run 1:
// div_avalon
module div_avalon
	#(
		parameter W     = 32,
				  CBIT  = 6		 
	 )
	(
		input wire clk, reset,
		input wire [2:0] div_address,
		input wire div_chipselect,
		input wire div_write,
		input wire [W-1:0] div_writedata,
		output wire [W-1:0] div_readdata,
		output wire div_irq,
		output wire div_rdy
	);
    localparam [2:0]
        SET_DIVIDEND  = 3'h0,
        SET_DIVISOR   = 3'h1,
        START         = 3'h2,
        GET_QUOTIENT  = 3'h3,
        GET_REMAINDER = 3'h4,
        GET_READY     = 3'h5,
        DONE_TRG      = 3'h6;
	wire div_start, div_ready, set_done_trg, clr_done_trg;
	reg [W-1:0] dvnd_reg, dvsr_reg;
	reg done_trg_reg;
	wire [W-1:0] quo, rmd;
	wire wr_en, wr_dvnd, wr_dvsr;
	div #(.W(32), .CBIT(6)) d1
		 ( .clk(clk), .reset(reset), .str_trg(div_start), .dvsr(dvsr_reg), .dvnd(dvnd_reg),   
		   .ready(div_ready), .done_trg(set_done_trg), .quo(quo), .rmd(rmd));         
	always @ (posedge clk, posedge reset)
	begin
		if (reset)
		begin
			dvnd_reg <= 0;
			dvsr_reg <= 0;
			done_trg_reg <= 0;
		end
		else
		begin
			if (wr_dvnd)
				dvnd_reg <= div_writedata;
			if (wr_dvsr)
				dvsr_reg <= div_writedata;
			if (set_done_trg)
  ...
make LEC_CHECK=0 ABC_AREA=1 CAP_MARGIN=20 CORE_MARGIN=2 CORE_UTILIZATION=72 CTS_CLUSTER_DIAMETER=225 CTS_CLUSTER_SIZE=100 SLEW_MARGIN=20 finish   # period 2.51 ns
run.sh (not shown) runs the stock make flow with config.mk's settings and CLKGATE_MAP_FILE=.
STATUS run=run 1 STAGES=ALL_DONE FINAL_CHECKS=FAILED CAUSE=negative setup slack
Changes in run 2 relative to run 1:
- CTS_CLUSTER_DIAMETER no longer set, was 225
- ABC_AREA no longer set, was 1
- PLACE_DENSITY now 0.64, previously not set
- CTS_CLUSTER_SIZE now 36, was 100
- the clock period (ns, I/O delays scaled along) now 3.12, was 2.51
Notes after the runs:
No crash in run 2: every stage finished, but the layout fails its final checks due to negative setup slack. As of run 2, clock power had fallen by more than 10% compared to run 1. Row required time reported for the critical path endpoint: run 2 higher / run 1 lower. Compared to run 1, the routing of run 2 uses less wire. Run 2 vs run 1 — number of rows in the core area dropped about 4.7%. In the flow results for run 1 and run 2, the area after synthesis is larger on run 1. Between run 2 and run 1, it is run 2 whose setup TNS after final layout is higher, by 4080 ps. Run 2 vs run 1: area of the chip down.
Relative to run 2, the following input files were edited for run 3:
- PLACE_DENSITY removed (was 0.64)
- CORE_UTILIZATION changed from 72 to 64
- CTS_CLUSTER_SIZE removed (was 36)
- the clock period (ns, I/O delays scaled along) changed from 3.12 to 3.37
Results
- In run 3 the implementation completed, yet the final layout does not meet the checks, the culprit being negative setup slack.
- Of the two values seen for standard cell with the maximum stage delay on the critical path, sky130_fd_sc_hd__dfrtp_1 was produced by run 2 and sky130_fd_sc_hd__clkdlybuf4s50_1 by run 3.
- Critical path depth was higher in the run labelled run 2.
- Run 3 vs run 2: post-CTS resize count down in run 3
- Of run 3 and run 2, it is run 3 that has the higher final-layout setup total negative slack.
diff inputs: run 3 => run 4
- CORE_UTILIZATION changed from 64 to 65
- the clock period (ns, I/O delays scaled along) changed from 3.37 to 3.38
### Flow results
The flow for run 3 finished, though final verification flagged negative setup slack. No stage failed in run 4, and the final checks on the layout all came back clean. Taking run 3 as the reference, in run 4 proportion of cell area occupied by multi-input gates held, clock transition at the registers of the reported paths held, clock group share of total power went up 0.8 points. Run 4 vs. run 3: number of global-route vias before repair saw a decrease; critical path depth has decreased; net switching power figure grew by about 1.6%; maximum number of pins on one net before global-route repair picked up an extra 250%. Looking at count of final setup violators across run 4 and run 3, the one that comes out higher is run 3. Post-route fraction of the period consumed by the critical path ended up 2.6 points lower on run 4 than on run 3. | cell count | run 3 vs run 4 | ≈ equal |. Setup slack: run 4 more than run 3.
Edits applied to the flow inputs when going from run 4 to run 5:
- an added SETUP_SLACK_MARGIN of 0.71
- a change of CORE_UTILIZATION from 65 to 40
- a change of the clock period (ns, I/O delays scaled along) from 3.38 to 4.13
### Flow results
Delta (run 5 minus run 4): total power now sits lower, final cell count increased by 108 relative to the old numbers. The higher setup fix buffers added after clock tree synthesis of run 4 and run 5 is in run 5.


The RTL this note starts from:
==> flow/design.v <==
module div 
	#(
		parameter W=32,
					 CBIT=6		 
	 )
	(
		input wire clk, reset, str_trg,
		input wire [W-1:0] dvsr, dvnd,
		output reg ready, done_trg,
		output wire [W-1:0] quo,rmd
	);
	localparam [1:0]
		idle = 2'b00,
		op = 2'b01,
		last = 2'b10,
		done = 2'b11;
	reg [1:0] state_reg, state_next;
	reg [W-1:0] rh_reg, rh_next, rl_reg, rl_next, rh_tmp, d_reg, d_next;
	reg [CBIT-1:0] n_reg, n_next;
	reg q_bit, start;
	always @ (posedge clk, posedge reset)
		if (reset)
		begin
			state_reg<=idle;
			rh_reg<=0;
			rl_reg<=0;
			d_reg<=0;
			n_reg<=0;
		end
		else
		begin
			state_reg<=state_next;
			rh_reg<=rh_next;
			rl_reg<=rl_next;
			d_reg<=d_next;
			n_reg<=n_next;
		end
		always @*
		begin
			start = str_trg;
			state_next = state_reg;
			ready = 1'b0;
			done_trg = 1'b0;
			rh_next = rh_reg;
			rl_next = rl_reg;
			d_next = d_reg;
			n_next = n_reg;
			case (state_reg)
				idle:
				begin
					ready = 1'b1;
					if (start)
					begin
						rh_next = 0;
						rl_next = dvnd;   
						d_next = dvsr;    
						n_next = W+1;     
						state_next = op;
					end
				end
				op:
				begin
					rl_next  = {rl_reg[W-2:0], q_bit};
					rh_next = {rh_tmp[W-2:0], rl_reg[W-1]};
					n_next = n_reg-1;
					if (n_next==1)
						state_next = last;
				end
				last:  
				begin
					rl_next = {rl_reg[W-2:0], q_bit};
					rh_next = rh_tmp;
					state_next = done;
				end
				done:
				begin
					done_trg = 1'b1;
					state_next = idle;
				end
				default: state_next = idle;
			endcase
		end
		always @*
			if (rh_reg >= d_reg)
			begin
				rh_tmp = rh_reg - d_reg;
				q_bit=1'b1;
			end
			else
			begin
				rh_tmp = rh_reg;
				q_bit = 1'b0;
			end
		assign quo = rl_reg;
		assign rmd = rh_reg;
endmodule
module div_avalon
	#(
		parameter W     = 32,
				  CBIT  = 6		 
	 )
	(
		input wire clk, reset,
		input wire [2:0] div_address,
		input wire div_chipselect,
		input wire div_write,
		input wire [W-1:0] div_writedata,
		output wire [W-1:0] div_readdata,
		output wire div_irq,
		output wire div_rdy
	);
    localparam [2:0]
        SET_DIVIDEND  = 3'h0,
        SET_DIVISOR   = 3'h1,
        START         = 3'h2,
        GET_QUOTIENT  = 3'h3,
        GET_REMAINDER = 3'h4,
        GET_READY     = 3'h5,
        DONE_TRG      = 3'h6;
	wire div_start, div_ready, set_done_trg, clr_done_trg;
	reg [W-1:0] dvnd_reg, dvsr_reg;
	reg done_trg_reg;
	wire [W-1:0] quo, rmd;
	wire wr_en, wr_dvnd, wr_dvsr;
	div #(.W(32), .CBIT(6)) d1
		 ( .clk(clk), .reset(reset), .str_trg(div_start), .dvsr(dvsr_reg), .dvnd(dvnd_reg),   
		   .ready(div_ready), .done_trg(set_done_trg), .quo(quo), .rmd(rmd));         
	always @ (posedge clk, posedge reset)
	begin
		if (reset)
		begin
			dvnd_reg <= 0;
			dvsr_reg <= 0;
			done_trg_reg <= 0;
		end
		else
		begin
			if (wr_dvnd)
				dvnd_reg <= div_writedata;
			if (wr_dvsr)
				dvsr_reg <= div_writedata;
			if (set_done_trg)
				done_trg_reg <= 1'b1;
			else if (clr_done_trg)
				done_trg_reg <= 1'b0;
		end
	end
	assign wr_en = div_write & div_chipselect;
	assign wr_dvnd = (div_address == SET_DIVIDEND) & wr_en;
	assign wr_dvsr = (div_address == SET_DIVISOR) & wr_en;
	assign div_start = (div_address == START) & wr_en;
	assign clr_done_trg = (div_address == DONE_TRG) & wr_en;
	assign div_readdata = (div_address == GET_QUOTIENT) ? quo :
								 (div_address == GET_REMAINDER) ? rmd :
								 (div_address == GET_READY) ? {31'b0, div_ready} : {31'b0, done_trg_reg};
	assign div_rdy = div_ready;
	assign div_irq = done_trg_reg;
endmodule
Settings: LEC_CHECK=0, ABC_AREA=1, CAP_MARGIN=20, CORE_MARGIN=2, CORE_UTILIZATION=72, CTS_CLUSTER_DIAMETER=400, CTS_CLUSTER_SIZE=10, PLACE_DENSITY=0.36, SLEW_MARGIN=20; clock period 2.51 ns.
The starting point ran to the end with violations: setup timing.
Then changed:
--- a/flow/config.mk
+++ b/flow/config.mk
@@ -9,7 +9,8 @@
 export CAP_MARGIN = 20
+export CORE_ASPECT_RATIO = 0.5
 export CORE_MARGIN = 2
 export CORE_UTILIZATION = 72
-export CTS_CLUSTER_DIAMETER = 400
-export CTS_CLUSTER_SIZE = 10
-export PLACE_DENSITY = 0.36
+export CTS_CLUSTER_DIAMETER = 225
+export CTS_CLUSTER_SIZE = 100
+export SETUP_SLACK_MARGIN = 0.56
 export SLEW_MARGIN = 20
After rerunning:
- With this change the flow ended with an error in global routing
- synthesized area is unchanged
- synthesized cell count stays the same
- die area grows by 0.38%
Then changed:
==> flow/config.mk (replaced) <==
export PLATFORM = sky130hd
export DESIGN_NAME = div_avalon
export DESIGN_NICKNAME = div_avalon
export VERILOG_FILES = /design/flow/design.v
export SDC_FILE = /design/flow/constraint.sdc
export NUM_CORES = 4
export LEC_CHECK = 0
export CAP_MARGIN = 20
export CORE_MARGIN = 2
export CORE_UTILIZATION = 72
export HOLD_SLACK_MARGIN = 0.29
export SLEW_MARGIN = 20
==> flow/constraint.sdc (replaced) <==
create_clock -name core_clock -period 3.2 [get_ports {clk}]
set_input_delay 0.6400 -clock core_clock [delete_from_list [all_inputs] [get_ports {clk}]]
set_output_delay 0.6400 -clock core_clock [all_outputs]
set_load 0.01 [all_outputs]
The changed run completed, yet does not pass: setup timing.
Synthesized cell count came out lower by 39%.
Area after synthesis came out lower by 9.4%.
Die size came out lower by 9.4%.
Then changed:
--- a/flow/config.mk
+++ b/flow/config.mk
@@ -7,2 +7,3 @@
 export LEC_CHECK = 0
+export ABC_AREA = 1
 export CAP_MARGIN = 20
@@ -10,3 +11,5 @@
 export CORE_UTILIZATION = 72
+export CTS_CLUSTER_SIZE = 51
 export HOLD_SLACK_MARGIN = 0.29
+export PLACE_DENSITY_LB_ADDON = 0.15
 export SLEW_MARGIN = 20
Outcome: The new run completed with no timing, DRC or antenna violations; clock power stays flat; total power grows by 11%; core utilization shrinks by 4.6 points; register-to-register slack gets better by 470 ps.
Then changed:
==> flow/config.mk (replaced) <==
export PLATFORM = sky130hd
export DESIGN_NAME = div_avalon
export DESIGN_NICKNAME = div_avalon
export VERILOG_FILES = /design/flow/design.v
export SDC_FILE = /design/flow/constraint.sdc
export NUM_CORES = 4
export LEC_CHECK = 0
export CAP_MARGIN = 20
export CORE_MARGIN = 2
export CORE_UTILIZATION = 40
export SLEW_MARGIN = 20
==> flow/constraint.sdc (replaced) <==
create_clock -name core_clock -period 5.0 [get_ports {clk}]
set_input_delay 1.0000 -clock core_clock [delete_from_list [all_inputs] [get_ports {clk}]]
set_output_delay 1.0000 -clock core_clock [all_outputs]
set_load 0.01 [all_outputs]
=> Design area fell by a little under a tenth; register-to-register slack gains 850 ps; die area goes up by well over a third.
Then changed:
--- a/flow/config.mk
+++ b/flow/config.mk
@@ -10,2 +10,4 @@
 export CORE_UTILIZATION = 40
+export CTS_CLUSTER_DIAMETER = 364
+export PLACE_DENSITY_LB_ADDON = 0.09
 export SLEW_MARGIN = 20
Outcome:
- The new run ran to the end with no violations
- final area barely changes
- synthesized area stays the same
- worst hold slack improved by 3.4 ps
- routed wire length climbs by 1.6%
- via count drops by 1.4%
- critical path depth does not change
- core utilization barely changes
- register-to-register slack improved by 70 ps
- die size stays the same
- worst setup slack improved by 15 ps
- clock power stays flat


// div_avalon: RTL as listed in full above, without the edits since
Settings: LEC_CHECK=0, CAP_MARGIN=20, CORE_MARGIN=2, CORE_UTILIZATION=40, CTS_CLUSTER_DIAMETER=388, CTS_CLUSTER_SIZE=100, SLEW_MARGIN=20, TNS_END_PERCENT=15; clock period 5.0 ns.
The first run produced a clean layout.
Change:
Settings changed: CELL_PAD_IN_SITES_GLOBAL_PLACEMENT set to 2, CORE_UTILIZATION 40 to 27, CTS_CLUSTER_DIAMETER 388 to 333, HOLD_SLACK_MARGIN set to -0.05, PLACE_DENSITY set to 0.95.
Synthesized cell count is unchanged. Synthesized area stays the same. Global-route usage came out lower by 5.4 points. Via count hardly moves.
Change:
Settings changed: CELL_PAD_IN_SITES_GLOBAL_PLACEMENT 2 to not set, CORE_UTILIZATION 27 to 40, CTS_CLUSTER_DIAMETER 333 to not set, CTS_CLUSTER_SIZE 100 to not set, HOLD_SLACK_MARGIN -0.05 to not set, PLACE_DENSITY 0.95 to not set, TNS_END_PERCENT 15 to not set.
Clock period 5.0 ns to 4.13 ns, I/O delays scaled along.
Routed wire length is lower by about 8%.
Total power is higher by 19%.
Cell count is lower by about 9%.
Change:
Settings changed: CORE_UTILIZATION 40 to 20.
Synthesized area stays the same.
Register-to-register slack is worse by 100 ps.
Routed wire length rises by 18%.
Hold slack improves by 9.5 ps.
Combinational power barely changes.
Via count came out higher by 0.52%.
Clock skew grows by 6.9 ps.
Worst setup slack gets worse by 70 ps.
Change:
Settings changed: CORE_UTILIZATION 20 to 68, CTS_CLUSTER_SIZE set to 25, SETUP_SLACK_MARGIN set to 0.87.
Clock period 4.13 ns to 3.35 ns, I/O delays scaled along.
The new run completed without violations.
Sequential cell count is unchanged.
Power went up by 49%.
Synthesized area is unchanged.
Final cell count fell by 23%.
Global-route usage climbs by 28 points.
Setup slack is worse by 310 ps.
Core utilization is higher by 64 points.
Routed wire length climbs by 15%.
Change:
Settings changed: CORE_UTILIZATION 68 to 70, CTS_CLUSTER_DIAMETER set to 360, SETUP_SLACK_MARGIN 0.87 to 0.42.
Effect: With this change the flow finished but fails on setup timing. Cell count increases slightly. Routed wire length increases by about a fifth. Setup slack gets worse by 340 ps. Register-to-register slack gets worse by 340 ps. Combinational power increases by roughly a tenth.


RTL: the design.v shown in full above, as it stands there.
Settings: LEC_CHECK=0, CAP_MARGIN=25, CELL_PAD_IN_SITES_DETAIL_PLACEMENT=2, CELL_PAD_IN_SITES_GLOBAL_PLACEMENT=3, CORE_MARGIN=2, CORE_UTILIZATION=40, CTS_CLUSTER_DIAMETER=364, CTS_CLUSTER_SIZE=12, GPL_ROUTABILITY_DRIVEN=0, GPL_TIMING_DRIVEN=0, MAX_ROUTING_LAYER=met5, PLACE_DENSITY_LB_ADDON=0.1, SLEW_MARGIN=25, TNS_END_PERCENT=55; clock period 5.5 ns.
Edit:
==> flow/config.mk (replaced) <==
export PLATFORM = sky130hd
export DESIGN_NAME = div_avalon
export DESIGN_NICKNAME = div_avalon
export VERILOG_FILES = /design/flow/design.v
export SDC_FILE = /design/flow/constraint.sdc
export NUM_CORES = 4
export LEC_CHECK = 0
export CAP_MARGIN = 20
export CORE_MARGIN = 2
export CORE_UTILIZATION = 68
export CTS_CLUSTER_SIZE = 36
export SLEW_MARGIN = 20
==> flow/constraint.sdc (replaced) <==
create_clock -name core_clock -period 2.86 [get_ports {clk}]
set_input_delay 0.5720 -clock core_clock [delete_from_list [all_inputs] [get_ports {clk}]]
set_output_delay 0.5720 -clock core_clock [all_outputs]
set_load 0.01 [all_outputs]
Outcome: The new run finished but fails on setup timing; non-clock buffer count went up by 94; sequential power went up by 94%; count of clock-buffer cells in the layout is higher by 1; clock skew increases by 0.0031 ns; synthesized cell count does not change.
Edit:
--- a/flow/config.mk
+++ b/flow/config.mk
@@ -7,0 +8 @@
+export ABC_AREA = 1
@@ -10,2 +11 @@
-export CORE_UTILIZATION = 68
-export CTS_CLUSTER_SIZE = 36
+export CORE_UTILIZATION = 62
==> flow/constraint.sdc (replaced) <==
create_clock -name core_clock -period 2.51 [get_ports {clk}]
set_input_delay 0.5020 -clock core_clock [delete_from_list [all_inputs] [get_ports {clk}]]
set_output_delay 0.5020 -clock core_clock [all_outputs]
set_load 0.01 [all_outputs]
This time the run produced a clean layout.
Combinational power increases by about 26%.
Non-clock buffer count came out lower by 77.
Sequential power rose by about 5%.
Setup slack gets better by 0.41 ns.
Wire length drops by 15%.
Sequential share of layout area came out lower by 0.32 points.
Edit:
--- a/flow/config.mk
+++ b/flow/config.mk
@@ -11 +11,5 @@
-export CORE_UTILIZATION = 62
+export CORE_UTILIZATION = 72
+export CTS_CLUSTER_DIAMETER = 225
+export CTS_CLUSTER_SIZE = 100
+export HOLD_SLACK_MARGIN = 0.28
+export SETUP_SLACK_MARGIN = 0.45
After rerunning: The new run stopped in global routing (5_1_grt) (DPL-0038). Synthesized area stays the same. Die size shrinks by 13%. Synthesized cell count does not change.
Edit:
--- a/flow/config.mk
+++ b/flow/config.mk
@@ -8 +7,0 @@
-export ABC_AREA = 1
@@ -11,5 +10 @@
-export CORE_UTILIZATION = 72
-export CTS_CLUSTER_DIAMETER = 225
-export CTS_CLUSTER_SIZE = 100
-export HOLD_SLACK_MARGIN = 0.28
-export SETUP_SLACK_MARGIN = 0.45
+export CORE_UTILIZATION = 65
==> flow/constraint.sdc (replaced) <==
create_clock -name core_clock -period 3.35 [get_ports {clk}]
set_input_delay 0.6700 -clock core_clock [delete_from_list [all_inputs] [get_ports {clk}]]
set_output_delay 0.6700 -clock core_clock [all_outputs]
set_load 0.01 [all_outputs]
- The new run completed with no timing, DRC or antenna violations
- die size came out higher by 0.38%
- area after synthesis goes down by 9.4%
- synthesized cell count fell by about 40%
Edit:
--- a/flow/config.mk
+++ b/flow/config.mk
@@ -10 +10,2 @@
-export CORE_UTILIZATION = 65
+export CORE_UTILIZATION = 45
+export SETUP_SLACK_MARGIN = 0.69
==> flow/constraint.sdc (replaced) <==
create_clock -name core_clock -period 2.65 [get_ports {clk}]
set_input_delay 0.5300 -clock core_clock [delete_from_list [all_inputs] [get_ports {clk}]]
set_output_delay 0.5300 -clock core_clock [all_outputs]
set_load 0.01 [all_outputs]
Outcome: With this change the flow ran to the end with violations: setup timing. First-iteration DRC count is lower by well over a third. Wire length is higher by a few percent. Global-route usage is lower by 7.7 points. Power is higher by well over a third. Sequential power is higher by about a fifth. Area after synthesis stays the same. Combinational power is higher by well over a third. Design area is higher by about a fifth. Worst setup slack got worse by 0.42 ns. Critical path depth is higher by 5.
Power figures rest on the tool's default switching activity, not on a simulated workload.
